[flow/config.mk]
export PLATFORM = sky130hd
export DESIGN_NAME = boom_pro
export DESIGN_NICKNAME = boom_pro
export VERILOG_FILES = /design/flow/design.v
export SDC_FILE = /design/flow/constraint.sdc
export NUM_CORES = 4
export LEC_CHECK = 0
export CAP_MARGIN = 20
export CORE_MARGIN = 2
export CORE_UTILIZATION = 71
export SETUP_SLACK_MARGIN = -0.08
export SLEW_MARGIN = 20
[flow/constraint.sdc]
create_clock -name core_clock -period 8.28 [get_ports {clk}]
set_input_delay 1.6560 -clock core_clock [delete_from_list [all_inputs] [get_ports {clk}]]
set_output_delay 1.6560 -clock core_clock [all_outputs]
set_load 0.01 [all_outputs]
[flow/design.v]
module debounce(btn,clk,btn_pulse);
    parameter times=5000;
    input btn,clk;
    output reg btn_pulse;
    reg [12:0] N;		     
    always@(posedge clk) begin
        if (btn_pulse) begin
            if (btn==0&&N>0) begin
                N<=N-1;
            end
            else if(btn==0&&N==0) begin
                N<=0;
                btn_pulse<=0;
            end
            else begin
                N<=5000;
            end
        end
        else begin
            if (btn&&N<times) begin
                N<=N+1;
            end
            else if(btn&&N==times) begin
                N<=N;
                btn_pulse<=1;
            end
            else begin
                N<=0;
            end
        end
    end
endmodule
module rand_gen (clk,sw7,out);
    input clk,sw7;
    output reg [6:0] out;
    reg [31:0] state;
    always @(posedge clk) begin
        if (!sw7) begin
            state <= 0;
        end
        else begin
            state <= state * 32'h343fd + 32'h269EC3;
        end
        out <= (state >> 16) & 16'h7fff;
    end
endmodule
module segment (seg_data,seg_led);
    input [3:0] seg_data;
    output [7:0] seg_led;
    reg [7:0] seg_led_r;
    always @(*) begin
        case (seg_data)
            4'd0: seg_led_r = 8'h3f;
            4'd1: seg_led_r = 8'h06;
            4'd2: seg_led_r = 8'h5b;
            4'd3: seg_led_r = 8'h4f;
            4'd4: seg_led_r = 8'h66;
            4'd5: seg_led_r = 8'h6d;
            4'd6: seg_led_r = 8'h7d;
            4'd7: seg_led_r = 8'h07;
            4'd8: seg_led_r = 8'h7f;
            4'd9: seg_led_r = 8'h6f;
            default: seg_led_r = 8'h00;
        endcase
    end
    assign seg_led = seg_led_r;
endmodule
module countdown(clk,countdown_times,leave_times,sw7,game_state,countdown_state);
    input clk,sw7;
    input [1:0] game_state;
    input [4:0] countdown_times;
    output reg [4:0] leave_times;
    output reg [1:0] countdown_state;
    reg [19:0] second;           
    always @(posedge clk) begin
        if (!sw7) begin
            leave_times<=0;
            countdown_state<=0;
            second<=0;
        end
        else begin
            if (game_state==1) begin
                if (countdown_state==0) begin
                    leave_times<=countdown_times;
                    countdown_state<=1;
                end
                else begin
                    if (second==999999) begin
                        if (leave_times>1) begin
                            leave_times<=leave_times-1;
                            second<=0;
                        end
                        else begin
                            countdown_state<=2;
                            leave_times<=0;
                            second<=0;
                        end
                    end
                    else begin
                        second<=second+1;
                    end
                end
            end
            else if (game_state==2) begin
                if(countdown_state==2) begin
                    leave_times<=countdown_times;
                    countdown_state<=3;
                end
                else begin
                    if (second==999999) begin
                        if (leave_times>1) begin
                            leave_times<=leave_times-1;
                            second<=0;
                        end
                        else begin
                            countdown_state<=0;
                            leave_times<=0;
                            second<=0;
                        end
                    end
                    else begin
                        second<=second+1;
                    end
                end
            end
            else begin
                leave_times<=0;
                countdown_state<=0;
                second<=0;
            end
        end
    end
endmodule
module disp(clk,sw7,game_state,leave_times,seg_cat,seg_led,user_defined_cdtime);
    input clk;
    input sw7;
    input [4:0] leave_times;
    input [1:0] game_state;
    input [4:0] user_defined_cdtime;
    output reg [7:0] seg_cat;
    output [7:0] seg_led;
    reg [3:0] num [0:1];     
    always @(posedge clk) begin
        if (!sw7) begin
            num[0]<=15;
            num[1]<=15;
            seg_cat<=8'b11111111;
        end
        else begin
            if(game_state==0) begin
                if (seg_cat==8'b11111111) begin
                    seg_cat<=8'b11111110;
                end
                else begin
                    if (user_defined_cdtime>=30) begin
                        num[1]<=3;
                        num[0]<=0;
                    end
                    else if (user_defined_cdtime>=20) begin
                        num[1]<=2;
                        num[0]<=user_defined_cdtime-20;
                    end
                    else if (user_defined_cdtime>=10) begin
                        num[1]<=1;
                        num[0]<=user_defined_cdtime-10;
                    end
                    else begin
                        num[1]<=0;
                        num[0]<=user_defined_cdtime;
                    end
                    if (seg_cat==8'b11111110) begin
                        seg_cat<=8'b11111101;
                    end
                    else if(seg_cat==8'b11111101) begin
                        seg_cat<=8'b11111110;
                    end
                    else begin
                        seg_cat<=8'b11111111;
                    end
                end
            end
            else if (game_state==1||game_state==2) begin
                if (seg_cat==8'b11111111) begin
                    seg_cat<=8'b11111110;
                end
                else begin
                    if (leave_times-1>=20) begin
                        num[1]<=2;
                        num[0]<=leave_times-21;
                    end
                    else if (leave_times-1>=10) begin
                        num[1]<=1;
                        num[0]<=leave_times-11;
                    end
                    else begin
                        num[1]<=0;
                        num[0]<=leave_times-1;
                    end
                    if (seg_cat==8'b11111110) begin
                        seg_cat<=8'b11111101;
                    end
                    else if(seg_cat==8'b11111101) begin
                        seg_cat<=8'b11111110;
                    end
                    else begin
                        seg_cat<=8'b11111111;
                    end
                end
            end
            else begin
                num[0]<=15;
                num[1]<=15;
                seg_cat<=8'b11111111;
            end
        end
    end
    segment segment1(
                .seg_data(num[seg_cat[0]]),
                .seg_led(seg_led)
            );
endmodule
module music(clk,sw7,buzzer,success,music_state,game_state,leave_times);
    input clk,sw7,success;
    input [4:0] leave_times;
    input [1:0] game_state;
    output reg buzzer;
    output reg [1:0] music_state;
    reg [10:0] per;
    reg [6:0] cnt0;
    reg [16:0] time_cnt;
    reg [11:0] one_cnt;
    reg di;
    localparam
        A2 = 110,
        A2_ = 117,
        B2 = 123,
        C3 = 131,
        C3_ = 139,
        D3 = 147,
        D3_ = 156,
        E3 = 165,
        F3 = 175,
        F3_ = 185,
        G3 = 196,
        G3_ = 208,
        A3 = 220,
        A3_ = 233,
        B3 = 247,
        C4 = 262,
        C4_ = 277,
        D4 = 294,
        D4_ = 311,
        E4 = 330,
        F4 = 349,
        F4_ = 370,
        G4 = 392,
        G4_ = 415,
        A4 = 440,
        A4_ = 466,
        B4 = 494,
        C5 = 522,
        C5_ = 554,
        D5 = 587,
        D5_ = 622,
        E5 = 659,
        F5 = 698,
        F5_ = 740,
        G5 = 784,
        G5_ = 831,
        A5 = 880,
        A5_ = 932,
        B5 = 988,
        C6 = 1047;
    always @(posedge clk) begin
        if (!sw7) begin
            per<=0;
            cnt0<=0;
            time_cnt<=0;
            one_cnt<=0;
            music_state<=0;
            buzzer<=0;
            di<=0;
        end
        else
        if (game_state==2) begin
            if (di==1) begin
                if (one_cnt<958) begin
                    one_cnt<=one_cnt+1;
                end
                else begin
                    one_cnt<=0;
                    buzzer<=!buzzer;
                end
                if (per<=1023) begin
                    if (cnt0<121) begin
                        cnt0<=cnt0+1;
                    end
                    else begin
                        cnt0<=0;
                        per<=per+1;
                    end
                end
                else begin
                    buzzer<=0;
                    one_cnt<=0;
                    per<=0;
                    cnt0<=0;
                    di<=0;
                end
            end
            else begin
                if (one_cnt<15+leave_times*43) begin
                    if(per<999) begin
                        per<=per+1;
                    end
                    else begin
                        per<=0;
                        one_cnt<=one_cnt+1;
                    end
                end
                else begin
                    one_cnt<=0;
                    per<=0;
                    di<=1;
                end
            end
        end
        else if (game_state==3) begin
            if (music_state==0) begin
                music_state<=1;
                one_cnt<=0;
                time_cnt<=0;
                buzzer<=0;
                per<=0;
                cnt0<=0;
            end
            else begin
                if (success==1) begin
                    case (cnt0)
                        0:
                            per=G3;
                        1:
                            per=G3;
                        2:
                            per=G3;
                        3:
                            per=C4;
                        4:
                            per=C4;
                        5:
                            per=E4;
                        6:
                            per=E4;
                        7:
                            per=E4;
                        8:
                            per=G4;
                        9:
                            per=G4;
                        10:
                            per=G4;
                        11:
                            per=C5;
                        12:
                            per=C5;
                        13:
                            per=E5;
                        14:
                            per=E5;
                        15:
                            per=E5;
                        16:
                            per=G5;
                        17:
                            per=G5;
                        18:
                            per=G5;
                        19:
                            per=G5;
                        20:
                            per=G5;
                        21:
                            per=G5;
                        22:
                            per=G5;
                        23:
                            per=G5;
                        24:
                            per=E5;
                        25:
                            per=E5;
                        26:
                            per=E5;
                        27:
                            per=E5;
                        28:
                            per=E5;
                        29:
                            per=E5;
                        30:
                            per=E5;
                        31:
                            per=E5;
                        32:
                            per=G3_;
                        33:
                            per=G3_;
                        34:
                            per=G3_;
                        35:
                            per=C4;
                        36:
                            per=C4;
                        37:
                            per=D4_;
                        38:
                            per=D4_;
                        39:
                            per=D4_;
                        40:
                            per=G4_;
                        41:
                            per=G4_;
                        42:
                            per=G4_;
                        43:
                            per=C5;
                        44:
                            per=C5;
                        45:
                            per=D5_;
                        46:
                            per=D5_;
                        47:
                            per=D5_;
                        48:
                            per=A5_;
                        49:
                            per=A5_;
                        50:
                            per=A5_;
                        51:
                            per=A5_;
                        52:
                            per=A5_;
                        53:
                            per=A5_;
                        54:
                            per=A5_;
                        55:
                            per=A5_;
                        56:
                            per=D5_;
                        57:
                            per=D5_;
                        58:
                            per=D5_;
                        59:
                            per=D5_;
                        60:
                            per=D5_;
                        61:
                            per=D5_;
                        62:
                            per=D5_;
                        63:
                            per=D5_;
                        64:
                            per=A3_;
                        65:
                            per=A3_;
                        66:
                            per=A3_;
                        67:
                            per=D4;
                        68:
                            per=D4;
                        69:
                            per=F4;
                        70:
                            per=F4;
                        71:
                            per=F4;
                        72:
                            per=A4_;
                        73:
                            per=A4_;
                        74:
                            per=A4_;
                        75:
                            per=D5;
                        76:
                            per=D5;
                        77:
                            per=F5;
                        78:
                            per=F5;
                        79:
                            per=F5;
                        80:
                            per=A5_;
                        81:
                            per=A5_;
                        82:
                            per=A5_;
                        83:
                            per=A5_;
                        84:
                            per=A5_;
                        85:
                            per=A5_;
                        86:
                            per=A5_;
                        87:
                            per=A5_;
                        88:
                            per=A5_;
                        89:
                            per=A5_;
                        90:
                            per=A5_;
                        91:
                            per=A5_;
                        92:
                            per=A5_;
                        93:
                            per=A5_;
                        94:
                            per=A5_;
                        95:
                            per=A5_;
                        96:
                            per=C6;
                        97:
                            per=C6;
                        98:
                            per=C6;
                        99:
                            per=C6;
                        100:
                            per=C6;
                        101:
                            per=C6;
                        102:
                            per=C6;
                        103:
                            per=C6;
                        104:
                            per=C6;
                        105:
                            per=C6;
                        106:
                            per=C6;
                        107:
                            per=C6;
                        108:
                            per=C6;
                        109:
                            per=C6;
                        110:
                            per=C6;
                        111:
                            per=C6;
                        default: begin
                            music_state<=2;
                        end
                    endcase
                end
                else begin
                    case (cnt0)
                        0:
                            per=C5;
                        1:
                            per=C5;
                        2:
                            per=C5;
                        3:
                            per=C5;
                        4:
                            per=C5;
                        5:
                            per=G4;
                        6:
                            per=G4;
                        7:
                            per=G4;
                        8:
                            per=G4;
                        9:
                            per=G4;
                        10:
                            per=E4;
                        11:
                            per=E4;
                        12:
                            per=E4;
                        13:
                            per=E4;
                        14:
                            per=A4;
                        15:
                            per=A4;
                        16:
                            per=B4;
                        17:
                            per=B4;
                        18:
                            per=A4;
                        19:
                            per=A4;
                        20:
                            per=G4_;
                        21:
                            per=G4_;
                        22:
                            per=A4_;
                        23:
                            per=A4_;
                        24:
                            per=G4_;
                        25:
                            per=G4_;
                        26:
                            per=E4;
                        27:
                            per=E4;
                        28:
                            per=D4;
                        29:
                            per=D4;
                        30:
                            per=E4;
                        31:
                            per=E4;
                        32:
                            per=E4;
                        33:
                            per=E4;
                        34:
                            per=E4;
                        35:
                            per=E4;
                        36:
                            per=E4;
                        37:
                            per=E4;
                        default: begin
                            music_state<=2;
                        end
                    endcase
                end
                if (time_cnt<=120000-success*60000-1) begin
                    time_cnt<=time_cnt+1;
                    if(one_cnt*per<=500000) begin
                        one_cnt<=one_cnt+1;
                    end
                    else begin
                        one_cnt<=0;
                        buzzer<=!buzzer;
                    end
                end
                else begin
                    buzzer<=0;
                    time_cnt<=0;
                    cnt0<=cnt0+1;
                    one_cnt<=0;
                end
            end
        end
        else begin
            music_state<=0;
            buzzer<=0;
            per<=0;
            cnt0<=0;
            time_cnt<=0;
            one_cnt<=0;
        end
    end
endmodule
module cartoon (sw7,game_state,clk,green,red,row,leave_times,success);
    input [1:0] game_state;
    input success;
    input clk,sw7;
    input [4:0] leave_times;
    output [7:0] green,red;
    output reg [7:0] row;
    reg [7:0] red_cartoon [7:0];     
    reg [7:0] green_cartoon [7:0];   
    wire [7:0] scan [7:0];           
    reg [2:0] cnt;                   
    reg [20:0] times;                
    assign scan[0]=8'b11111110;
    assign scan[1]=8'b11111101;
    assign scan[2]=8'b11111011;
    assign scan[3]=8'b11110111;
    assign scan[4]=8'b11101111;
    assign scan[5]=8'b11011111;
    assign scan[6]=8'b10111111;
    assign scan[7]=8'b01111111;
    always @(posedge clk) begin
        if (!sw7) begin
            cnt<=0;
            row<=scan[0];
        end
        else begin
            cnt<=cnt+3'd1;
            row<=scan[cnt+3'd1];
        end
    end
    always @(posedge clk) begin
        if (!sw7) begin
            times<=0;
            red_cartoon[0]<=8'b00000000;
            red_cartoon[1]<=8'b00000000;
            red_cartoon[2]<=8'b00000000;
            red_cartoon[3]<=8'b00000000;
            red_cartoon[4]<=8'b00000000;
            red_cartoon[5]<=8'b00000000;
            red_cartoon[6]<=8'b00000000;
            red_cartoon[7]<=8'b00000000;
            green_cartoon[0]<=8'b00000000;
            green_cartoon[1]<=8'b00000000;
            green_cartoon[2]<=8'b00000000;
            green_cartoon[3]<=8'b00000000;
            green_cartoon[4]<=8'b00000000;
            green_cartoon[5]<=8'b00000000;
            green_cartoon[6]<=8'b00000000;
            green_cartoon[7]<=8'b00000000;
        end
        else begin 
            if (game_state==0) begin
                red_cartoon[0]<=8'b00011000;
                red_cartoon[1]<=8'b00011000;
                red_cartoon[2]<=8'b00011000;
                red_cartoon[3]<=8'b00011000;
                red_cartoon[4]<=8'b00011000;
                red_cartoon[5]<=8'b00100100;
                red_cartoon[6]<=8'b00100100;
                red_cartoon[7]<=8'b00011000;
                green_cartoon[0]<=8'b00011000;
                green_cartoon[1]<=8'b00011000;
                green_cartoon[2]<=8'b00011000;
                green_cartoon[3]<=8'b00011000;
                green_cartoon[4]<=8'b00000000;
                green_cartoon[5]<=8'b00000000;
                green_cartoon[6]<=8'b00000000;
                green_cartoon[7]<=8'b00000000;
            end
            else if (game_state==1) begin
                red_cartoon[0]<=8'b00011000;
                red_cartoon[1]<=8'b00011000;
                red_cartoon[2]<=8'b00011000;
                red_cartoon[3]<=8'b00011000;
                red_cartoon[4]<=8'b00011000;
                red_cartoon[5]<=8'b00100100;
                red_cartoon[6]<=8'b00100100;
                red_cartoon[7]<=8'b00011000;
                green_cartoon[0]<=8'b00011000;
                green_cartoon[1]<=8'b00011000;
                green_cartoon[2]<=8'b00011000;
                green_cartoon[3]<=8'b00011000;
                green_cartoon[4]<=8'b00000000;
                green_cartoon[5]<=8'b00000000;
                green_cartoon[6]<=8'b00000000;
                green_cartoon[7]<=8'b00000000;
            end
            else if (game_state==2) begin
                if (leave_times-1>=15) begin
                    red_cartoon[0]<=8'b00011000;
                    red_cartoon[1]<=8'b00011000;
                    red_cartoon[2]<=8'b00011000;
                    red_cartoon[3]<=8'b00011000;
                    red_cartoon[4]<=8'b00011000;
                    red_cartoon[5]<=8'b00100100;
                    red_cartoon[6]<=8'b00100100;
                    red_cartoon[7]<=8'b00011000;
                    green_cartoon[0]<=8'b00011000;
                    green_cartoon[1]<=8'b00011000;
                    green_cartoon[2]<=8'b00011000;
                    green_cartoon[3]<=8'b00011000;
                    green_cartoon[4]<=8'b00000000;
                    green_cartoon[5]<=8'b00000000;
                    green_cartoon[6]<=8'b00000000;
                    green_cartoon[7]<=8'b00000000;
                end
                else if (leave_times-1>=10) begin
                    red_cartoon[0]<=8'b00000000;
                    green_cartoon[0]<=8'b00000000;
                end
                else if(leave_times-1>=5) begin
                    red_cartoon[1]<=8'b00000000;
                    green_cartoon[1]<=8'b00000000;
                end
                else if (leave_times-1>0) begin
                    red_cartoon[2]<=8'b00000000;
                    green_cartoon[2]<=8'b00000000;
                end
                else begin
                    red_cartoon[3]<=8'b00000000;
                    green_cartoon[3]<=8'b00000000;
                end
                times<=0;
            end
            else if(game_state==3) begin
                green_cartoon[0]<=8'b00000000;
                green_cartoon[1]<=8'b00000000;
                green_cartoon[2]<=8'b00000000;
                green_cartoon[3]<=8'b00000000;
                green_cartoon[4]<=8'b00000000;
                green_cartoon[5]<=8'b00000000;
                green_cartoon[6]<=8'b00000000;
                green_cartoon[7]<=8'b00000000;
                if (success==1) begin
                    times<=times+1;
                    if (times<=100000) begin
                        red_cartoon[0]<=8'b00000000;
                        red_cartoon[1]<=8'b01100110;
                        red_cartoon[2]<=8'b00000000;
                        red_cartoon[3]<=8'b00000000;
                        red_cartoon[4]<=8'b00000000;
                        red_cartoon[5]<=8'b00000000;
                        red_cartoon[6]<=8'b00000000;
                        red_cartoon[7]<=8'b00000000;
                    end
                    else if(times<=200000) begin
                        red_cartoon[2]<=8'b11111111;
                    end
                    else if(times<=300000) begin
                        red_cartoon[3]<=8'b11111111;
                    end
                    else if(times<=400000) begin
                        red_cartoon[1]<=8'b00000000;
                        red_cartoon[4]<=8'b11111111;
                    end
                    else if (times<=500000) begin
                        red_cartoon[2]<=8'b00000000;
                        red_cartoon[5]<=8'b01111110;
                    end
                    else if(times<=600000) begin
                        red_cartoon[3]<=8'b00000000;
                        red_cartoon[6]<=8'b00111100;
                    end
                    else if(times<=700000) begin
                        red_cartoon[4]<=8'b00000000;
                        red_cartoon[7]<=8'b00011000;
                    end
                    else if (times<=800000) begin
                        red_cartoon[5]<=8'b00000000;
                    end
                    else if(times<=900000) begin
                        red_cartoon[6]<=8'b00000000;
                    end
                    else if(times<=1000000) begin
                        red_cartoon[7]<=8'b00000000;
                    end
                    else if(times<=1250000) begin
                        red_cartoon[0]<=8'b00000000;
                        red_cartoon[1]<=8'b01100110;
                        red_cartoon[2]<=8'b11111111;
                        red_cartoon[3]<=8'b11111111;
                        red_cartoon[4]<=8'b11111111;
                        red_cartoon[5]<=8'b01111110;
                        red_cartoon[6]<=8'b00111100;
                        red_cartoon[7]<=8'b00011000;
                    end
                    else if(times<=1500000) begin
                        red_cartoon[0]<=8'b00000000;
                        red_cartoon[1]<=8'b00000000;
                        red_cartoon[2]<=8'b00000000;
                        red_cartoon[3]<=8'b00000000;
                        red_cartoon[4]<=8'b00000000;
                        red_cartoon[5]<=8'b00000000;
                        red_cartoon[6]<=8'b00000000;
                        red_cartoon[7]<=8'b00000000;
                    end
                    else if(times<=1750000) begin
                        red_cartoon[0]<=8'b00000000;
                        red_cartoon[1]<=8'b01100110;
                        red_cartoon[2]<=8'b11111111;
                        red_cartoon[3]<=8'b11111111;
                        red_cartoon[4]<=8'b11111111;
                        red_cartoon[5]<=8'b01111110;
                        red_cartoon[6]<=8'b00111100;
                        red_cartoon[7]<=8'b00011000;
                    end
                    else if(times<=2000000) begin
                        red_cartoon[0]<=8'b00000000;
                        red_cartoon[1]<=8'b00000000;
                        red_cartoon[2]<=8'b00000000;
                        red_cartoon[3]<=8'b00000000;
                        red_cartoon[4]<=8'b00000000;
                        red_cartoon[5]<=8'b00000000;
                        red_cartoon[6]<=8'b00000000;
                        red_cartoon[7]<=8'b00000000;
                    end
                    else begin
                        times<=0;
                    end
                end
                else begin
                    if (times<=500000) begin
                        times<=times+1;
                        red_cartoon[0]<=8'b00000000;
                        red_cartoon[1]<=8'b01000000;
                        red_cartoon[2]<=8'b11110111;
                        red_cartoon[3]<=8'b01010101;
                        red_cartoon[4]<=8'b01010101;
                        red_cartoon[5]<=8'b01010101;
                        red_cartoon[6]<=8'b01010111;
                        red_cartoon[7]<=8'b00000000;
                    end
                    else if(times<=1000000) begin
                        times<=times+1;
                        red_cartoon[0]<=8'b00000000;
                        red_cartoon[1]<=8'b11000100;
                        red_cartoon[2]<=8'b00000100;
                        red_cartoon[3]<=8'b11011111;
                        red_cartoon[4]<=8'b00010101;
                        red_cartoon[5]<=8'b00011111;
                        red_cartoon[6]<=8'b01010101;
                        red_cartoon[7]<=8'b10011111;
                    end
                    else begin
                        times<=0;
                    end
                end
            end
        end
    end
    assign red=red_cartoon[cnt];
    assign green=green_cartoon[cnt];
endmodule
module boom_pro(sw7,start,clk,led,seg,sw_input,row,seg_cat,btn6,buzzer,green,red);
    input sw7,start,clk,btn6;        
    input [6:0] sw_input;            
    output buzzer;                   
    output [7:0] row,red,green;      
    output [7:0] seg_cat;            
    output [7:0] seg;                
    output reg [6:0] led;            
    reg [1:0] ps_input_times;        
    reg success;                     
    reg [6:0] password;              
    reg [1:0] game_state;            
    reg [4:0] countdown_times;       
    reg [4:0] user_defined_cdtime;   
    reg btn6_before;                 
    wire [4:0] leave_times;          
    wire [1:0] music_state;          
    wire [1:0] countdown_state;      
    wire [6:0] changing_pw;          
    wire btn6_pulse;                 
    wire start_pulse;                
    always @(posedge clk) begin
        if (!sw7) begin
            btn6_before<=0;
            user_defined_cdtime<=0;
            ps_input_times<=0;
            led<=0;
            success<=0;
            game_state<=0;
            password<=0;
            countdown_times<=0;
            user_defined_cdtime<=0;
        end
        else begin
            if (game_state==0) begin
                if (start_pulse) begin
                    success<=0;
                    btn6_before<=0;
                    game_state<=1;
                    countdown_times<=5;
                    password<=changing_pw;
                end
                if (sw_input[6]==1) begin
                    if (sw_input[4:0]>30) begin
                        user_defined_cdtime<=30;
                    end
                    else begin
                        user_defined_cdtime<=sw_input[4:0];
                    end
                end
                else begin
                    user_defined_cdtime<=20;
                end
            end
            else if (game_state==1) begin
                led<=password;
                if (countdown_state==2&&leave_times==0) begin
                    countdown_times<=user_defined_cdtime;
                    game_state<=2;
                    led<=0;
                end
            end
            else if (game_state==2) begin
                led<=sw_input;
                if (ps_input_times<2) begin
                    if (btn6_pulse==1&&btn6_before==0) begin
                        if (sw_input==password) begin
                            game_state<=3;
                            success<=1;
                            led<=0;
                        end
                        else begin
                            ps_input_times<=ps_input_times+1;
                        end
                    end
                    if (countdown_state==0&&leave_times==0) begin
                        game_state<=3;
                        success<=0;
                        led<=0;
                    end
                end
                else begin
                    game_state<=3;
                    success<=0;
                    led<=0;
                end
                btn6_before<=btn6_pulse;
            end
            else if (game_state==3) begin
                if (music_state==2) begin
                    game_state<=0;
                    success<=0;
                    password<=0;
                    countdown_times<=0;
                    ps_input_times<=0;
                end
            end
        end
    end
    debounce debounce1(
                 .btn(start),
                 .clk(clk),
                 .btn_pulse(start_pulse));
    debounce debounce2(
                 .btn(btn6),
                 .clk(clk),
                 .btn_pulse(btn6_pulse));
    rand_gen rand1(
             .clk(clk),
             .sw7(sw7),
             .out(changing_pw));
    disp disp1(
             .clk(clk),
             .sw7(sw7),
             .leave_times(leave_times),
             .user_defined_cdtime(user_defined_cdtime),
             .game_state (game_state),
             .seg_cat(seg_cat),
             .seg_led(seg));
    countdown countdown1(
                  .clk(clk),
                  .sw7(sw7),
                  .game_state(game_state),
                  .countdown_times(countdown_times),
                  .leave_times(leave_times),
                  .countdown_state(countdown_state));
    music music1(
              .clk(clk),
              .sw7(sw7),
              .success(success),
              .game_state(game_state),
              .leave_times(leave_times),
              .buzzer(buzzer),
              .music_state(music_state));
    cartoon cartoon1(
                .game_state(game_state),
                .success(success),
                .clk(clk),
                .sw7(sw7),
                .leave_times(leave_times),
                .green(green),
                .red(red),
                .row(row)
            );
endmodule
[flow/run.sh]
#!/bin/bash
# the make line also repeats each setting of config.mk as NAME=value (left out here)
make -C /OpenROAD-flow-scripts/flow DESIGN_CONFIG=/design/flow/config.mk WORK_HOME=/design/flow/orfs CLKGATE_MAP_FILE= finish
==> impl_metrics.env, run 1 <==
# yosys + openroad results
export IMPL_ys_seq_share_pct=20.8
export IMPL_slew_headroom_pct=24.4
export IMPL_ys_cells=3026
export IMPL_drc=0
export IMPL_chipHeight_um=193
export IMPL_ys_sh_mux_pct=1.17
export IMPL_endpoint="music1.one_cnt[8]"
export IMPL_dp_hpwl_um=49800
export IMPL_fin_skew_ns=0.0310
export IMPL_ys_types=105
export IMPL_grt_pass1_wl_um=111000
export IMPL_fmax_ghz=0.123
export IMPL_h_tree_depth=1
export IMPL_setup_tns_final_ns=0
export IMPL_synth_seq_cells=250
export IMPL_cts_tree="built"
export IMPL_fin_crit_sh_pct=98.1
export IMPL_cts_max_path_buffers=3
export IMPL_logic_family="adder cells"
export IMPL_dp_worst_setup_slack_ns=-0.245
export IMPL_chip_area_um2=37100
export IMPL_critPathCaptureType="register"
export IMPL_hold_start="rand1.state[22]"
export IMPL_critical_path_required_ns=8.70
export IMPL_cp_slowest_cell="fa_1"
export IMPL_yosys_area_share_simple_pct=20.8
export IMPL_r2r_end="music1.one_cnt[8]"
export IMPL_track_usage_pct=36.4
export IMPL_ant_nets=0
export IMPL_yosysWarnings=12
export IMPL_post_drt_wl_per_cell_um=19.5
export IMPL_synth_top_cell_area_share_pct=17.7
export IMPL_worstSetupPathType="register to register"
export IMPL_antenna_found_initial=0
export IMPL_wirelength_um=68300
export IMPL_io_buffers=45
export IMPL_finalMaxSlewViolations=0
export IMPL_hold_violations=0
export IMPL_die_w_um=193
export IMPL_slowest_delay_ns=0.57
export IMPL_insertion_delay_ns=0.59
export IMPL_setup_slack_ns=0.159
export IMPL_synth_area_per_cell_um2=8.36
export IMPL_grt_max_degree=69
export IMPL_drt_iter0_markers=2272
export IMPL_cts_root_buf="clkbuf_16"
export IMPL_cap_viol_max_count=0
export IMPL_aoi_share_pct=18.2
export IMPL_nNetsFinal=3464
export IMPL_dp_cells=3420
export IMPL_dr_pass1_iters=7
export IMPL_cp_num_cells=29
export IMPL_avgViaCountPerCell=6.52
export IMPL_synth_chip_area_um2=25300
export IMPL_yosysMostFrequentCell="nand2_1"
export IMPL_top_area_cell="dfxtp_1"
export IMPL_grt_pass1_vias=22500
export IMPL_cp_common_cell="fa_1"
export IMPL_vias=22800
export IMPL_final_cell_count_no_fill=3499
export IMPL_setup_viol=0
export IMPL_hp_class="register to register"
export IMPL_cts_inserted_buffers=28
export IMPL_post_route_util_pct=78.0
export IMPL_grt_ovfl_total=0
export IMPL_netlist_area_um2=25300
export IMPL_startpoint="music1.cnt0[1]"
export IMPL_r2r_slack_ns=0.16
export IMPL_outcome="no timing/DRC/antenna violations"
export IMPL_ff2ff_path_depth=29
export IMPL_hold_end="rand1.out[6]"
export IMPL_synthXorXnorAreaFrac_pct=4.30
export IMPL_synth_adder_area_share_pct=27.7
export IMPL_synthTopCellsByCount="nand2_1 (285), inv_1 (268), ha_1 (234)"
export IMPL_fp_util_pct=71.6
export IMPL_routabilityCongestion=0.941
export IMPL_critPathBufInv=5
export IMPL_path_clk_slew_ns=0.06
export IMPL_num_rows=69
export IMPL_io_pins=59
export IMPL_synthArstFlopShare_pct=0
export IMPL_ys_flop_type="dfxtp_1"
export IMPL_edf_count=26
export IMPL_topCellsByArea="dfxtp_1 (18%), fa_1 (16%), ha_1 (12%)"
export IMPL_crit_path_max_fanout=12
export IMPL_arrival_ns=8.54
export IMPL_r2r_start="music1.cnt0[1]"
export IMPL_insertedDiodeCount=0
export IMPL_area_growth_synth_to_final_pct=8.95
export IMPL_warnings=65
export IMPL_tightest_slew_ns=1.12
export IMPL_start_kind="register"
export IMPL_floorplan_core_area_um2=35300
export IMPL_path_delay_family="adder cells"
export IMPL_hold_slack_ns=0.389
export IMPL_syn_inst=3026
export IMPL_clock_sink_count=250
export IMPL_hold_path_depth=0
export IMPL_fin_crit_ns=8.12
[cell type report]
class                   count  area [µm²]
clock buffers              33         771
clock inverters            19         278
fillers                  2406        7760
inverters                 269        1010
multi-input cells        2339       18500
flip-flops and latches    250        5270
well taps                 461         577
repair buffers            128        1110
[timing repair]
item,4_1_cts,5_1_grt
endpoints found under the hold margin,0,0
setup buffers,0,25
hold buffers,0,0
resized,8,56
endpoints found under the setup margin,13,13
pin swaps,0,31
cloned,0,3
[per-layer routing]
metal	global-route usage [%]	vias to the layer above	wire (µm)
li1	-	10600	-
met1	46.9	10900	27700
met2	60.8	1080	32400
met3	6.02	229	5420
met4	15.2	0	2770
met5	0	-	0
[through the flow]
step                      cell area [µm²]
final                               27500
after detailed placement            26000
after floorplan                     25300
after global routing                27500
after CTS                           27100
after global placement              26000
==> run 2: changes to the inputs <==
Settings changed: ABC_AREA set to 0, CAP_MARGIN 20 to 25, CELL_PAD_IN_SITES_DETAIL_PLACEMENT set to 2, CELL_PAD_IN_SITES_GLOBAL_PLACEMENT set to 3, CORE_ASPECT_RATIO set to 1.48, CORE_UTILIZATION 71 to 59, CTS_CLUSTER_DIAMETER set to 55, CTS_CLUSTER_SIZE set to 20, GPL_TIMING_DRIVEN set to 1, HOLD_SLACK_MARGIN set to 0.19, MAX_ROUTING_LAYER set to met4, MIN_ROUTING_LAYER set to met2, SETUP_SLACK_MARGIN -0.08 to -0.55, SLEW_MARGIN 20 to 30, TNS_END_PERCENT set to 100.
Clock period 8.28 ns to 7.94 ns, I/O delays scaled along.
==> run 2 against run 1 <==
Net effect:
- the run now fails in 3_1_place_gp_skip_io
- synthesized area is the same
- die area grew 20%
- synthesized cell count is the same
==> impl_metrics.env, run 2 <==
# source this file to load flow results
export IMPL_ys_seq_share_pct=20.8
export IMPL_yosysWarnings=12
export IMPL_edf_count=26
export IMPL_topCellsByArea="dfxtp_1 (18%), fa_1 (16%), ha_1 (12%)"
export IMPL_ys_cells=3026
export IMPL_firstError="[ERROR GPL-0301] Utilization 126.182 % exceeds 100%."
export IMPL_synthTopCellsByCount="nand2_1 (285), inv_1 (268), ha_1 (234)"
export IMPL_fp_util_pct=59.5
export IMPL_synth_chip_area_um2=25300
export IMPL_chipHeight_um=256
export IMPL_num_rows=92
export IMPL_aoi_share_pct=18.2
export IMPL_synthXorXnorAreaFrac_pct=4.30
export IMPL_synth_adder_area_share_pct=27.7
export IMPL_floorplan_core_area_um2=42500
export IMPL_synth_area_per_cell_um2=8.36
export IMPL_die_w_um=174
export IMPL_synth_top_cell_area_share_pct=17.7
export IMPL_ys_types=105
export IMPL_ys_sh_mux_pct=1.17
export IMPL_logic_family="adder cells"
export IMPL_synth_seq_cells=250
export IMPL_yosys_area_share_simple_pct=20.8
export IMPL_chip_area_um2=44600
export IMPL_top_area_cell="dfxtp_1"
export IMPL_lastStage="3_1_place_gp_skip_io"
export IMPL_syn_inst=3026
export IMPL_ys_flop_type="dfxtp_1"
export IMPL_synthArstFlopShare_pct=0
export IMPL_yosysMostFrequentCell="nand2_1"
export IMPL_netlist_area_um2=25300
export IMPL_outcome="stopped before the end"
==> run 3: changes to the inputs <==
Settings changed: ABC_AREA 0 to 1, CAP_MARGIN 25 to 5, CELL_PAD_IN_SITES_DETAIL_PLACEMENT 2 to unset, CELL_PAD_IN_SITES_GLOBAL_PLACEMENT 3 to unset, CORE_ASPECT_RATIO 1.48 to unset, CORE_UTILIZATION 59 to 72, CTS_CLUSTER_DIAMETER 55 to 231, CTS_CLUSTER_SIZE 20 to unset, GPL_TIMING_DRIVEN 1 to unset, HOLD_SLACK_MARGIN 0.19 to unset, MAX_ROUTING_LAYER met4 to unset, MIN_ROUTING_LAYER met2 to unset, SETUP_SLACK_MARGIN -0.55 to 0.57, SLEW_MARGIN 30 to 20, TNS_END_PERCENT 100 to unset.
Clock period 7.94 ns to 6.76 ns, I/O delays scaled along.
==> run 3 against run 2 <==
Net effect:
- the layout now fails its checks (setup timing)
- synthesized area is 3.7% higher
- synthesized cell count increased by 21%
- die area decreased by 15%
==> impl_metrics.env, run 3 <==
# yosys + openroad results
export IMPL_ys_cells=3675
export IMPL_tightest_slew_ns=1.07
export IMPL_avgViaCountPerCell=6.53
export IMPL_cts_root_buf="clkbuf_16"
export IMPL_dp_hpwl_um=64100
export IMPL_critical_path_required_ns=7.30
export IMPL_area_growth_synth_to_final_pct=15.0
export IMPL_top_area_cell="dfxtp_1"
export IMPL_ys_seq_share_pct=20.1
export IMPL_synthXorXnorAreaFrac_pct=3.54
export IMPL_yosysWarnings=12
export IMPL_outcome="failed layout checks"
export IMPL_grt_max_degree=44
export IMPL_drc=0
export IMPL_r2r_start="music1.cnt0[0]"
export IMPL_ys_flop_type="dfxtp_1"
export IMPL_fmax_ghz=0.138
export IMPL_ys_types=70
export IMPL_fin_skew_ns=0.0300
export IMPL_routabilityCongestion=1.01
export IMPL_cts_inserted_buffers=29
export IMPL_hold_slack_ns=0.374
export IMPL_die_w_um=195
export IMPL_hold_start="rand1.state[22]"
export IMPL_floorplan_core_area_um2=35700
export IMPL_synth_area_per_cell_um2=7.13
export IMPL_dr_pass1_iters=14
export IMPL_aoi_share_pct=11.7
export IMPL_startpoint="music1.cnt0[0]"
export IMPL_grt_ovfl_total=0
export IMPL_vias=28200
export IMPL_grt_pass1_vias=28100
export IMPL_num_rows=69
export IMPL_cts_max_path_buffers=3
export IMPL_ant_nets=0
export IMPL_wirelength_um=91700
export IMPL_yosysMostFrequentCell="nand2_1"
export IMPL_cts_hold_buffers_added=0
export IMPL_fp_util_pct=73.3
export IMPL_critPathBufInv=8
export IMPL_post_dp_cell_area_um2=28000
export IMPL_hp_class="register to register"
export IMPL_crit_path_max_fanout=6
export IMPL_rsz0062_at_grt="true"
export IMPL_fin_crit_sh_pct=107
export IMPL_cp_num_cells=40
export IMPL_critPathCaptureType="register"
export IMPL_path_delay_family="adder cells"
export IMPL_edf_count=26
export IMPL_cap_viol_max_count=0
export IMPL_antenna_found_initial=4
export IMPL_hold_end="rand1.out[6]"
export IMPL_syn_inst=3675
export IMPL_dp_worst_setup_slack_ns=-0.511
export IMPL_worstSetupPathType="register to register"
export IMPL_slew_headroom_pct=28.3
export IMPL_r2r_slack_ns=-0.49
export IMPL_start_kind="register"
export IMPL_insertedDiodeCount=0
export IMPL_io_pins=59
export IMPL_synth_top_cell_area_share_pct=17.1
export IMPL_netlist_area_um2=26200
export IMPL_post_drt_wl_per_cell_um=21.2
export IMPL_chipHeight_um=195
export IMPL_path_clk_slew_ns=0.07
export IMPL_slowest_delay_ns=0.56
export IMPL_cts_tree="built"
export IMPL_hold_path_depth=0
export IMPL_h_tree_depth=1
export IMPL_hold_violations=0
export IMPL_io_buffers=45
export IMPL_ys_sh_mux_pct=0
export IMPL_endpoint="music1.one_cnt[9]"
export IMPL_r2r_end="music1.one_cnt[9]"
export IMPL_logic_family="simple AND/OR/NAND/NOR gates"
export IMPL_ff2ff_path_depth=40
export IMPL_synthTopCellsByCount="nand2_1 (754), inv_1 (582), nor2_1 (378)"
export IMPL_topCellsByArea="dfxtp_1 (17%), fa_1 (16%), ha_1 (11%)"
export IMPL_check_faults="setup timing"
export IMPL_track_usage_pct=46.7
export IMPL_synth_seq_cells=250
export IMPL_warnings=68
export IMPL_synth_adder_area_share_pct=26.7
export IMPL_drt_iter0_markers=4177
export IMPL_fin_area_um2=30100
export IMPL_chip_area_um2=37900
export IMPL_synthArstFlopShare_pct=0
export IMPL_clock_sink_count=250
export IMPL_cp_slowest_cell="fa_2"
export IMPL_finalMaxSlewViolations=0
export IMPL_yosys_area_share_simple_pct=27.1
export IMPL_arrival_ns=7.79
export IMPL_synth_chip_area_um2=26200
export IMPL_setup_viol=14
export IMPL_setup_slack_ns=-0.487
export IMPL_fin_crit_ns=7.25
export IMPL_insertion_delay_ns=0.60
export IMPL_grt_pass1_wl_um=143000
export IMPL_nNetsFinal=4279
[run 3: routing by layer]
| layer | share of wire, % | GRT usage (%) | vias to the layer above |
|---|---|---|---|
| met5 | 0.091 | 0.511 | - |
| met1 | 35 | 56.0 | 12800 |
| met4 | 7.2 | 26.2 | 8 |
| li1 | - | - | 12200 |
| met2 | 44 | 74.5 | 2426 |
| met3 | 14 | 14.7 | 764 |
[run 3: metrics by stage]
| step | TNS, ns | util [%] | instances |
|---|---|---|---|
| after floorplan | 0 | - | 3686 |
| after global placement | -5.53 | 78.3 | 4223 |
| after detailed placement | -6.19 | 78.3 | 4223 |
| after CTS | -1.06 | 83.1 | 4303 |
| after global routing | -9.15 | 84.3 | 4314 |
| final | -5.99 | 84.3 | 4314 |
[run 3: timing repair]
action                                  CTS  global route
endpoints found under the setup margin   13            24
pin swaps                                61            67
buffers inserted                         25            11
cloned                                    2             0
resized                                 105            94
[run 3: final cells by class]
cell class              count  area (µm²)
repair buffers            207        1750
fillers                  2066        5610
inverters                 622        2360
clock buffers              33         792
well taps                 461         577
flip-flops and latches    250        5290
multi-input cells        2721       19100
clock inverters            20         267
==> run 4: changes to the inputs <==
Settings changed: CAP_MARGIN 5 to 20, CTS_CLUSTER_DIAMETER 231 to unset, CTS_CLUSTER_SIZE set to 73, HOLD_SLACK_MARGIN set to 0.29, PLACE_DENSITY set to 0.65, SETUP_SLACK_MARGIN 0.57 to -0.52, TNS_END_PERCENT set to 5.
Clock period 6.76 ns to 9.32 ns, I/O delays scaled along.
==> run 4 against run 3 <==
Net effect:
- now clean on timing, DRC and antenna
- critical path depth is 5 lower
- routed wire length fell by 14%
- cell count is 3.6% lower
- design area shrank 7.4%
- worst hold slack improved by 0.014 ns
- synthesized area did not move
- flip-flop count unchanged
- non-clock buffer count down 156
- global-route usage decreased by 4.9 points
- sequential share of layout area rose by 1.3 points
==> impl_metrics.env, run 4 <==
# yosys + openroad results
export IMPL_drt_iter0_markers=3097
export IMPL_ys_flop_type="dfxtp_1"
export IMPL_start_kind="register"
export IMPL_top_area_cell="dfxtp_1"
export IMPL_finalMaxSlewViolations=0
export IMPL_aoi_share_pct=11.7
export IMPL_synth_adder_area_share_pct=26.7
export IMPL_synth_chip_area_um2=26200
export IMPL_post_drt_wl_per_cell_um=19.0
export IMPL_r2r_start="music1.cnt0[0]"
export IMPL_cap_viol_max_count=0
export IMPL_cp_common_cell="nand2_1"
export IMPL_synth_area_per_cell_um2=7.13
export IMPL_arrival_ns=8.60
export IMPL_dr_pass1_iters=8
export IMPL_critPathCaptureType="register"
export IMPL_hp_class="register to register"
export IMPL_clock_sink_count=250
export IMPL_hold_end="rand1.out[5]"
export IMPL_ys_seq_share_pct=20.1
export IMPL_grt_ovfl_total=0
export IMPL_path_clk_slew_ns=0.07
export IMPL_vias=26100
export IMPL_ys_types=70
export IMPL_io_buffers=45
export IMPL_cts_resized=0
export IMPL_yosysWarnings=12
export IMPL_fin_skew_ns=0.0194
export IMPL_cp_num_cells=35
export IMPL_num_rows=69
export IMPL_startpoint="music1.cnt0[0]"
export IMPL_post_dp_cell_area_um2=26800
export IMPL_fp_util_pct=73.3
export IMPL_area_growth_synth_to_final_pct=6.48
export IMPL_cts_max_path_buffers=3
export IMPL_antenna_found_initial=1
export IMPL_ys_sh_mux_pct=0
export IMPL_ant_nets=0
export IMPL_postCtsSetupBuffers=0
export IMPL_r2r_slack_ns=1.25
export IMPL_h_tree_depth=1
export IMPL_drc=0
export IMPL_synthTopCellsByCount="nand2_1 (754), inv_1 (582), nor2_1 (378)"
export IMPL_dp_hpwl_um=60100
export IMPL_edf_count=26
export IMPL_slew_headroom_pct=37.1
export IMPL_synthXorXnorAreaFrac_pct=3.54
export IMPL_synthArstFlopShare_pct=0
export IMPL_nNetsFinal=4122
export IMPL_critPathBufInv=3
export IMPL_slowest_delay_ns=0.57
export IMPL_yosys_area_share_simple_pct=27.1
export IMPL_avgViaCountPerCell=6.28
export IMPL_synth_seq_cells=250
export IMPL_fin_crit_sh_pct=86.6
export IMPL_endpoint="music1.one_cnt[0]"
export IMPL_fin_crit_ns=8.07
export IMPL_topCellsByArea="dfxtp_1 (17%), fa_1 (16%), ha_1 (11%)"
export IMPL_netlist_area_um2=26200
export IMPL_io_pins=59
export IMPL_yosysMostFrequentCell="nand2_1"
export IMPL_grt_pass1_wl_um=130000
export IMPL_worstSetupPathType="register to register"
export IMPL_ys_cells=3675
export IMPL_fill_cells=2466
export IMPL_r2r_end="music1.one_cnt[0]"
export IMPL_die_w_um=195
export IMPL_floorplan_core_area_um2=35700
export IMPL_path_delay_family="adder cells"
export IMPL_wirelength_um=79200
export IMPL_rsz0062_at_grt="false"
export IMPL_setup_tns_final_ns=0
export IMPL_cts_hold_buffers_added=0
export IMPL_syn_inst=3675
export IMPL_insertion_delay_ns=0.60
export IMPL_critical_path_required_ns=9.85
export IMPL_grt_max_degree=60
export IMPL_crit_path_max_fanout=13
export IMPL_logic_family="simple AND/OR/NAND/NOR gates"
export IMPL_track_usage_pct=41.8
export IMPL_grt_pass1_vias=26100
export IMPL_setup_viol=0
export IMPL_routabilityCongestion=1.01
export IMPL_chipHeight_um=195
export IMPL_chip_area_um2=37900
export IMPL_fin_area_um2=27900
export IMPL_cts_root_buf="clkbuf_16"
export IMPL_hold_start="rand1.state[21]"
export IMPL_cts_inserted_buffers=29
export IMPL_synth_top_cell_area_share_pct=17.1
export IMPL_ff2ff_path_depth=35
export IMPL_outcome="no timing/DRC/antenna violations"
export IMPL_hold_path_depth=0
export IMPL_hold_violations=0
export IMPL_cp_slowest_cell="fa_1"
export IMPL_fmax_ghz=0.124
export IMPL_cts_tree="built"
export IMPL_warnings=65
export IMPL_tightest_slew_ns=0.934
-- run 4: routing by layer --
metal	up-vias	share of wire [%]	global-route usage, %	wire, µm
met2	1746	46	69.5	36600
li1	11900	-	-	-
met4	0	5.5	20.5	4340
met5	-	0	0	0
met3	429	11	9.63	8360
met1	12100	38	51.2	29900
-- run 4: area by class of cell --
type                            instances  area, µm²  area share [%]
Clock inverter                         17        250           0.897
Multi-Input combinational cell       2720      18200            65.0
Tap cell                              461        577            2.07
Sequential cell                       250       5270            18.9
Clock buffer                           37        836            2.99
Inverter                              622       2340            8.37
Antenna cell                            1       2.50         0.00897
Timing Repair Buffer                   51        490            1.76
-- run 4: stage by stage --
stage                     setup WS, ns  util, %  hold WS, ns  instances
after floorplan                   2.53        -        0.350       3686
after global placement            1.71     75.0        0.375       4104
after global routing             0.680     78.1        0.388       4158
after detailed placement          1.44     75.0        0.375       4104
after CTS                         1.40     78.1        0.382       4158
final                             1.25     78.1        0.388       4159
==> run 5: changes to the inputs <==
Settings changed: CORE_UTILIZATION 72 to 67, CTS_CLUSTER_SIZE 73 to unset, HOLD_SLACK_MARGIN 0.29 to unset, PLACE_DENSITY 0.65 to unset, SETUP_SLACK_MARGIN -0.52 to unset, TNS_END_PERCENT 5 to unset.
Clock period 9.32 ns to 9.68 ns, I/O delays scaled along.
==> run 5 against run 4 <==
Net effect:
- worst setup slack gained 0.49 ns
- highest routed layer unchanged
- synthesized area is the same
- sequential share of layout area is essentially flat
- design area shrank 0.10%
- synthesized cell count is the same
==> impl_metrics.env, run 5 <==
# yosys + openroad results
export IMPL_cp_slowest_cell="fa_1"
export IMPL_wl_met3_um=5920
export IMPL_cap_viol_max_count=0
export IMPL_insertion_delay_ns=0.57
export IMPL_ys_sh_mux_pct=0
export IMPL_grt_pass1_vias=25000
export IMPL_r2r_start="music1.cnt0[0]"
export IMPL_critPathCaptureType="register"
export IMPL_chip_area_um2=40700
export IMPL_fin_skew_ns=0.0271
export IMPL_ys_flop_type="dfxtp_1"
export IMPL_synth_top_cell_area_share_pct=17.1
export IMPL_crit_path_max_fanout=12
export IMPL_io_buffers=45
export IMPL_r2r_end="music1.one_cnt[2]"
export IMPL_num_rows=72
export IMPL_startpoint="music1.cnt0[0]"
export IMPL_hp_class="register to register"
export IMPL_warnings=65
export IMPL_clock_sink_count=250
export IMPL_syn_inst=3675
export IMPL_hold_start="rand1.state[22]"
export IMPL_postCtsSetupBuffers=0
export IMPL_synthTopCellsByCount="nand2_1 (754), inv_1 (582), nor2_1 (378)"
export IMPL_met1_length_um=30800
export IMPL_hold_violations=0
export IMPL_path_clk_slew_ns=0.06
export IMPL_top_area_cell="dfxtp_1"
export IMPL_path_delay_family="simple AND/OR/NAND/NOR gates"
export IMPL_dr_pass1_iters=6
export IMPL_rsz0062_at_grt="false"
export IMPL_grt_pass1_wl_um=123000
export IMPL_slowest_delay_ns=0.54
export IMPL_critPathBufInv=7
export IMPL_synth_chip_area_um2=26200
export IMPL_wirelength_um=75000
export IMPL_setup_tns_final_ns=0
export IMPL_post_drt_wl_per_cell_um=17.8
export IMPL_arrival_ns=8.43
export IMPL_routabilityCongestion=0.979
export IMPL_synth_seq_cells=250
export IMPL_hold_path_depth=0
export IMPL_logic_area_um2=18200
export IMPL_antenna_found_initial=1
export IMPL_avgViaCountPerCell=5.95
export IMPL_area_growth_synth_to_final_pct=6.37
export IMPL_fin_crit_ns=7.94
export IMPL_fmax_ghz=0.126
export IMPL_ant_nets=0
export IMPL_fin_crit_sh_pct=82.1
export IMPL_aoi_share_pct=11.7
export IMPL_hold_end="rand1.out[6]"
export IMPL_grt_max_degree=66
export IMPL_cts_root_buf="clkbuf_16"
export IMPL_worstSetupPathType="register to register"
export IMPL_ys_seq_share_pct=20.1
export IMPL_tightest_slew_ns=0.955
export IMPL_fp_util_pct=67.8
export IMPL_setup_viol=0
export IMPL_cp_num_cells=40
export IMPL_chipHeight_um=202
export IMPL_outcome="no timing/DRC/antenna violations"
export IMPL_die_w_um=202
export IMPL_start_kind="register"
export IMPL_wl_met2_um=35200
export IMPL_synthArstFlopShare_pct=0
export IMPL_floorplan_core_area_um2=38600
export IMPL_fill_cells=3070
export IMPL_cts_hold_buffers_added=0
export IMPL_cts_max_path_buffers=3
export IMPL_drc=0
export IMPL_drt_iter0_markers=2371
export IMPL_synthXorXnorAreaFrac_pct=3.54
export IMPL_grt_ovfl_total=0
export IMPL_yosys_area_share_simple_pct=27.1
export IMPL_finalMaxSlewViolations=0
export IMPL_nNetsFinal=4122
export IMPL_cts_tree="built"
export IMPL_cts_resized=0
export IMPL_topCellsByArea="dfxtp_1 (17%), fa_1 (16%), ha_1 (11%)"
export IMPL_critical_path_required_ns=10.17
export IMPL_synth_adder_area_share_pct=26.7
export IMPL_io_pins=59
export IMPL_yosysWarnings=12
export IMPL_ys_types=70
export IMPL_h_tree_depth=1
export IMPL_edf_count=26
export IMPL_ys_cells=3675
export IMPL_synth_area_per_cell_um2=7.13
export IMPL_seqCellArea_um2=5270
export IMPL_logic_family="simple AND/OR/NAND/NOR gates"
export IMPL_post_route_util_pct=72.1
export IMPL_endpoint="music1.one_cnt[2]"
export IMPL_maxUsedRoutingLayer="met4"
export IMPL_slew_headroom_pct=36.3
export IMPL_ff2ff_path_depth=40
export IMPL_netlist_area_um2=26200
export IMPL_cts_inserted_buffers=29
export IMPL_vias=25100
export IMPL_dp_hpwl_um=59400
export IMPL_cp_common_cell="nand2_1"
export IMPL_r2r_slack_ns=1.74
export IMPL_track_usage_pct=36.5
export IMPL_yosysMostFrequentCell="nand2_1"
## run 5: cell type report
class	count	area share [%]
multi-input combinational	2720	65.1
sequential	250	18.9
inverter	622	8.38
clock buffer	37	3.00
tap	518	2.32
timing repair buffer	51	1.76
clock inverter	16	0.534
antenna	1	0.00898
## run 5: stage by stage
step | area [µm²] | hold WS (ns) | cells | setup slack, ns
4_1_cts | 27900 | 0.388 | 4214 | 1.85
6_report | 27900 | 0.394 | 4215 | 1.74
5_1_grt | 27900 | 0.395 | 4215 | 1.04
2_1_floorplan | 26300 | 0.350 | 3686 | 2.89
3_5_place_dp | 26900 | 0.368 | 4161 | 1.90
3_3_place_gp | 26900 | 0.366 | 4161 | 2.10
## run 5: metal layers
layer / vias to the layer above / GRT usage [%]
li1: 11900 / -
met1: 11700 / 47.7
met2: 1207 / 61.4
met3: 251 / 5.08
met4: 0 / 14.5
met5: - / 0
==> run 6: changes to the inputs <==
Settings changed: CELL_PAD_IN_SITES_GLOBAL_PLACEMENT set to 0, CORE_ASPECT_RATIO set to 0.72, CORE_UTILIZATION 67 to 72, CTS_CLUSTER_DIAMETER set to 221, GPL_TIMING_DRIVEN set to 1, MAX_ROUTING_LAYER set to met5, MIN_ROUTING_LAYER set to met1, PLACE_DENSITY set to 0.35, SETUP_SLACK_MARGIN set to -0.38, SLEW_MARGIN 20 to 40, TNS_END_PERCENT set to 100.
Clock period 9.68 ns to 6.34 ns, I/O delays scaled along.
==> run 6 against run 5 <==
Net effect:
- the layout now fails its checks (setup timing)
- synthesized area did not move
- core utilization rose by 13 points
- clock skew rose by 0.00056 ns
- fmax rose by 9.8%
- first-iteration DRC count rose by 100%
- sequential share of layout area fell by 1.8 points
- count of clock-buffer cells in the layout fell by 4
- worst setup slack got worse by 2.6 ns
- critical path type unchanged
- critical endpoint is now music1.one_cnt[4]
- largest cell class unchanged
==> impl_metrics.env, run 6 <==
# yosys + openroad results
export IMPL_outcome="failed layout checks"
export IMPL_check_faults="setup timing"
export IMPL_setup_slack_ns=-0.895
export IMPL_dp_hpwl_um=66300
export IMPL_cp_slowest_cell="fa_2"
export IMPL_hold_start="rand1.state[22]"
export IMPL_nNetsFinal=4340
export IMPL_fp_util_pct=72.8
export IMPL_grt_pass1_wl_um=149000
export IMPL_arrival_ns=7.75
export IMPL_cts_root_buf="clkbuf_16"
export IMPL_hp_class="register to register"
export IMPL_crit_path_max_fanout=8
export IMPL_yosysMostFrequentCell="nand2_1"
export IMPL_grt_pass1_vias=28900
export IMPL_r2r_start="music1.cnt0[0]"
export IMPL_floorplan_core_area_um2=36000
export IMPL_grt_max_degree=65
export IMPL_grt_ovfl_total=0
export IMPL_dp_cells=4309
export IMPL_finalMaxSlewViolations=0
export IMPL_chip_area_um2=38000
export IMPL_yosys_area_share_simple_pct=27.1
export IMPL_cp_num_cells=39
export IMPL_critical_path_required_ns=6.86
export IMPL_r2r_slack_ns=-0.90
export IMPL_ant_nets=0
export IMPL_fill_cells=1929
export IMPL_antenna_found_initial=2
export IMPL_yosysWarnings=12
export IMPL_drt_iter0_markers=4833
export IMPL_path_delay_family="adder cells"
export IMPL_synth_chip_area_um2=26200
export IMPL_synthTopCellsByCount="nand2_1 (754), inv_1 (582), nor2_1 (378)"
export IMPL_wirelength_um=96300
export IMPL_synthXorXnorAreaFrac_pct=3.54
export IMPL_netlist_area_um2=26200
export IMPL_critPathBufInv=9
export IMPL_synth_area_per_cell_um2=7.13
export IMPL_startpoint="music1.cnt0[0]"
export IMPL_hold_end="rand1.out[6]"
export IMPL_vias=29200
export IMPL_hold_violations=0
export IMPL_aoi_share_pct=11.7
export IMPL_topCellsByArea="dfxtp_1 (17%), fa_1 (16%), ha_1 (11%)"
export IMPL_synthArstFlopShare_pct=0
export IMPL_fin_crit_ns=7.24
export IMPL_io_buffers=45
export IMPL_ys_flop_type="dfxtp_1"
export IMPL_drc=0
export IMPL_insertion_delay_ns=0.58
export IMPL_syn_inst=3675
export IMPL_post_drt_wl_per_cell_um=21.9
export IMPL_routabilityCongestion=1.01
export IMPL_track_usage_pct=48.4
export IMPL_clock_sink_count=250
export IMPL_synth_seq_cells=250
export IMPL_synth_adder_area_share_pct=26.7
export IMPL_start_kind="register"
export IMPL_synth_top_cell_area_share_pct=17.1
export IMPL_hold_slack_ns=0.379
export IMPL_cts_tree="built"
export IMPL_area_growth_synth_to_final_pct=17.6
export IMPL_ys_sh_mux_pct=0
export IMPL_slew_headroom_pct=41.0
export IMPL_chipHeight_um=166
export IMPL_slowest_delay_ns=0.56
export IMPL_fin_skew_ns=0.0277
export IMPL_critPathCaptureType="register"
export IMPL_cts_max_path_buffers=3
export IMPL_post_route_util_pct=85.6
export IMPL_fin_crit_sh_pct=114
export IMPL_worstSetupPathType="register to register"
export IMPL_r2r_end="music1.one_cnt[4]"
export IMPL_io_pins=59
export IMPL_tightest_slew_ns=0.885
export IMPL_top_area_cell="dfxtp_1"
export IMPL_ys_cells=3675
export IMPL_path_clk_slew_ns=0.07
export IMPL_hold_path_depth=0
export IMPL_cts_inserted_buffers=26
export IMPL_final_cell_count_no_fill=4403
export IMPL_logic_family="simple AND/OR/NAND/NOR gates"
export IMPL_cap_viol_max_count=0
export IMPL_num_rows=59
export IMPL_dr_pass1_iters=12
export IMPL_h_tree_depth=1
export IMPL_setup_viol=14
export IMPL_edf_count=26
export IMPL_endpoint="music1.one_cnt[4]"
export IMPL_die_w_um=229
export IMPL_fmax_ghz=0.138
export IMPL_rsz0062_at_grt="true"
export IMPL_ys_seq_share_pct=20.1
export IMPL_avgViaCountPerCell=6.62
export IMPL_ff2ff_path_depth=39
export IMPL_warnings=67
export IMPL_ys_types=70
-- run 6: metal layers --
layer	up-vias	track usage [%]	wire, µm
met5	-	0	30
met4	2	29.8	8110
met3	918	13.9	13100
met2	2741	77.0	42200
met1	13200	58.3	32900
li1	12300	-	-
-- run 6: final cells by class --
type	instances	area, µm²	share of cell area [%]
diodes	3	7.51	0.0244
multi-input cells	2722	19400	63.0
inverters	622	2370	7.69
clock buffers	33	739	2.40
flip-flops and latches	250	5270	17.1
clock inverters	15	203	0.658
repair buffers	270	2190	7.12
well taps	488	611	1.98
-- run 6: what timing repair did --
item	4_1_cts	5_1_grt
hold buffers	0	0
pin swaps	109	70
cloned	2	0
endpoints found under the hold margin	0	0
setup endpoints to repair	13	13
gates resized	232	104
setup buffers	36	19
-- run 6: through the flow --
stage | setup slack, ns | setup TNS, ns | instance area [µm²]
2_1_floorplan | -0.358 | -4.36 | 26300
3_3_place_gp | -1.09 | -13.89 | 28300
3_5_place_dp | -1.25 | -15.59 | 28300
4_1_cts | -0.454 | -5.06 | 30300
5_1_grt | -1.30 | -16.97 | 30800
6_report | -0.895 | -11.50 | 30800
==> run 7: changes to the inputs <==
Settings changed: SLEW_MARGIN 40 to 0.
Clock period 6.34 ns to 5.91 ns, I/O delays scaled along.
==> run 7 against run 6 <==
Net effect:
- the layout still fails its checks (setup timing)
- die area unchanged
- clock skew fell by 0.0039 ns
- register-to-register slack got worse by 0.38 ns
- fmax is 0.70% higher
- highest routed layer unchanged
==> impl_metrics.env, run 7 <==
# yosys + openroad results
export IMPL_outcome="failed layout checks"
export IMPL_check_faults="setup timing"
export IMPL_hp_class="register to register"
export IMPL_hold_start="rand1.state[22]"
export IMPL_grt_pass1_vias=28000
export IMPL_yosys_area_share_simple_pct=27.1
export IMPL_fmax_ghz=0.139
export IMPL_hold_end="rand1.out[6]"
export IMPL_rsz0062_at_grt="true"
export IMPL_cts_hold_buffers_added=0
export IMPL_insertion_delay_ns=0.59
export IMPL_drc=0
export IMPL_fin_skew_ns=0.0238
export IMPL_wirelength_um=90500
export IMPL_edf_count=26
export IMPL_cts_inserted_buffers=26
export IMPL_dp_worst_setup_slack_ns=-1.31
export IMPL_post_drt_wl_per_cell_um=20.6
export IMPL_ys_types=70
export IMPL_cp_slowest_cell="fa_1"
export IMPL_topCellsByArea="dfxtp_1 (17%), fa_1 (16%), ha_1 (11%)"
export IMPL_grt_max_degree=65
export IMPL_netlist_area_um2=26200
export IMPL_slew_headroom_pct=28.0
export IMPL_setup_slack_ns=-1.27
export IMPL_aoi_share_pct=11.7
export IMPL_ant_nets=0
export IMPL_h_tree_depth=1
export IMPL_syn_inst=3675
export IMPL_arrival_ns=7.65
export IMPL_io_buffers=45
export IMPL_synthArstFlopShare_pct=0
export IMPL_area_growth_synth_to_final_pct=17.2
export IMPL_yosysMostFrequentCell="nand2_1"
export IMPL_path_delay_family="adder cells"
export IMPL_tightest_slew_ns=1.08
export IMPL_fin_area_um2=30700
export IMPL_fin_crit_ns=7.18
export IMPL_cp_num_cells=42
export IMPL_hold_violations=0
export IMPL_critPathBufInv=4
export IMPL_r2r_slack_ns=-1.27
export IMPL_ff2ff_path_depth=42
export IMPL_fin_crit_sh_pct=122
export IMPL_synth_chip_area_um2=26200
export IMPL_yosysWarnings=12
export IMPL_r2r_start="music1.cnt0[1]"
export IMPL_synth_top_cell_area_share_pct=17.1
export IMPL_ys_cells=3675
export IMPL_routabilityCongestion=1.03
export IMPL_endpoint="music1.one_cnt[1]"
export IMPL_ys_seq_share_pct=20.1
export IMPL_floorplan_core_area_um2=36000
export IMPL_startpoint="music1.cnt0[1]"
export IMPL_setup_tns_final_ns=-17.45
export IMPL_critPathCaptureType="register"
export IMPL_grt_pass1_wl_um=143000
export IMPL_ys_sh_mux_pct=0
export IMPL_r2r_end="music1.one_cnt[1]"
export IMPL_post_dp_cell_area_um2=28500
export IMPL_dp_hpwl_um=65400
export IMPL_cts_tree="built"
export IMPL_fp_util_pct=72.8
export IMPL_slowest_delay_ns=0.57
export IMPL_num_rows=59
export IMPL_finalMaxSlewViolations=0
export IMPL_synth_area_per_cell_um2=7.13
export IMPL_clock_sink_count=250
export IMPL_cts_max_path_buffers=3
export IMPL_post_route_util_pct=85.2
export IMPL_synth_seq_cells=250
export IMPL_nNetsFinal=4336
export IMPL_avgViaCountPerCell=6.50
export IMPL_synth_adder_area_share_pct=26.7
export IMPL_synthXorXnorAreaFrac_pct=3.54
export IMPL_chip_area_um2=38000
export IMPL_worstSetupPathType="register to register"
export IMPL_synthTopCellsByCount="nand2_1 (754), inv_1 (582), nor2_1 (378)"
export IMPL_vias=28600
export IMPL_setup_viol=20
export IMPL_path_clk_slew_ns=0.08
export IMPL_cts_root_buf="clkbuf_16"
export IMPL_track_usage_pct=46.3
export IMPL_start_kind="register"
export IMPL_antenna_found_initial=2
export IMPL_dr_pass1_iters=15
export IMPL_chipHeight_um=166
export IMPL_drt_iter0_markers=4590
export IMPL_die_w_um=229
export IMPL_cp_common_cell="nand2_1"
export IMPL_hold_path_depth=0
export IMPL_cap_viol_max_count=0
export IMPL_warnings=67
export IMPL_crit_path_max_fanout=6
export IMPL_grt_ovfl_total=0
export IMPL_logic_family="simple AND/OR/NAND/NOR gates"
export IMPL_io_pins=59
export IMPL_top_area_cell="dfxtp_1"
export IMPL_ys_flop_type="dfxtp_1"
export IMPL_critical_path_required_ns=6.38
[run 7: metrics by stage]
stage	std cells	hold slack (ns)
floorplan	3686	0.350
detailed placement	4305	0.356
CTS	4374	0.365
finish	4396	0.366
global placement	4305	0.357
global route	4395	0.369
[run 7: repair_timing]
action,CTS,global route
pin swaps,76,83
buffers inserted,24,20
resized,124,122
cloned,1,1
endpoints found under the setup margin,13,15
[run 7: layer usage]
layer  vias to the layer above  GRT usage [%]  routed length, µm
li1                      12300              -                  -
met1                     13200           58.4              32900
met2                      2416           72.6              39900
met3                       675           14.0              11800
met4                         4           22.9               5810
met5                         -              0                107
[run 7: final cells by class]
cell class	count	area, µm²
sequential	250	5280
clock inverter	15	230
antenna	1	2.50
multi-input combinational	2722	19300
clock buffer	32	713
tap	488	611
fill	1993	5320
timing repair buffer	266	2180
inverter	622	2370
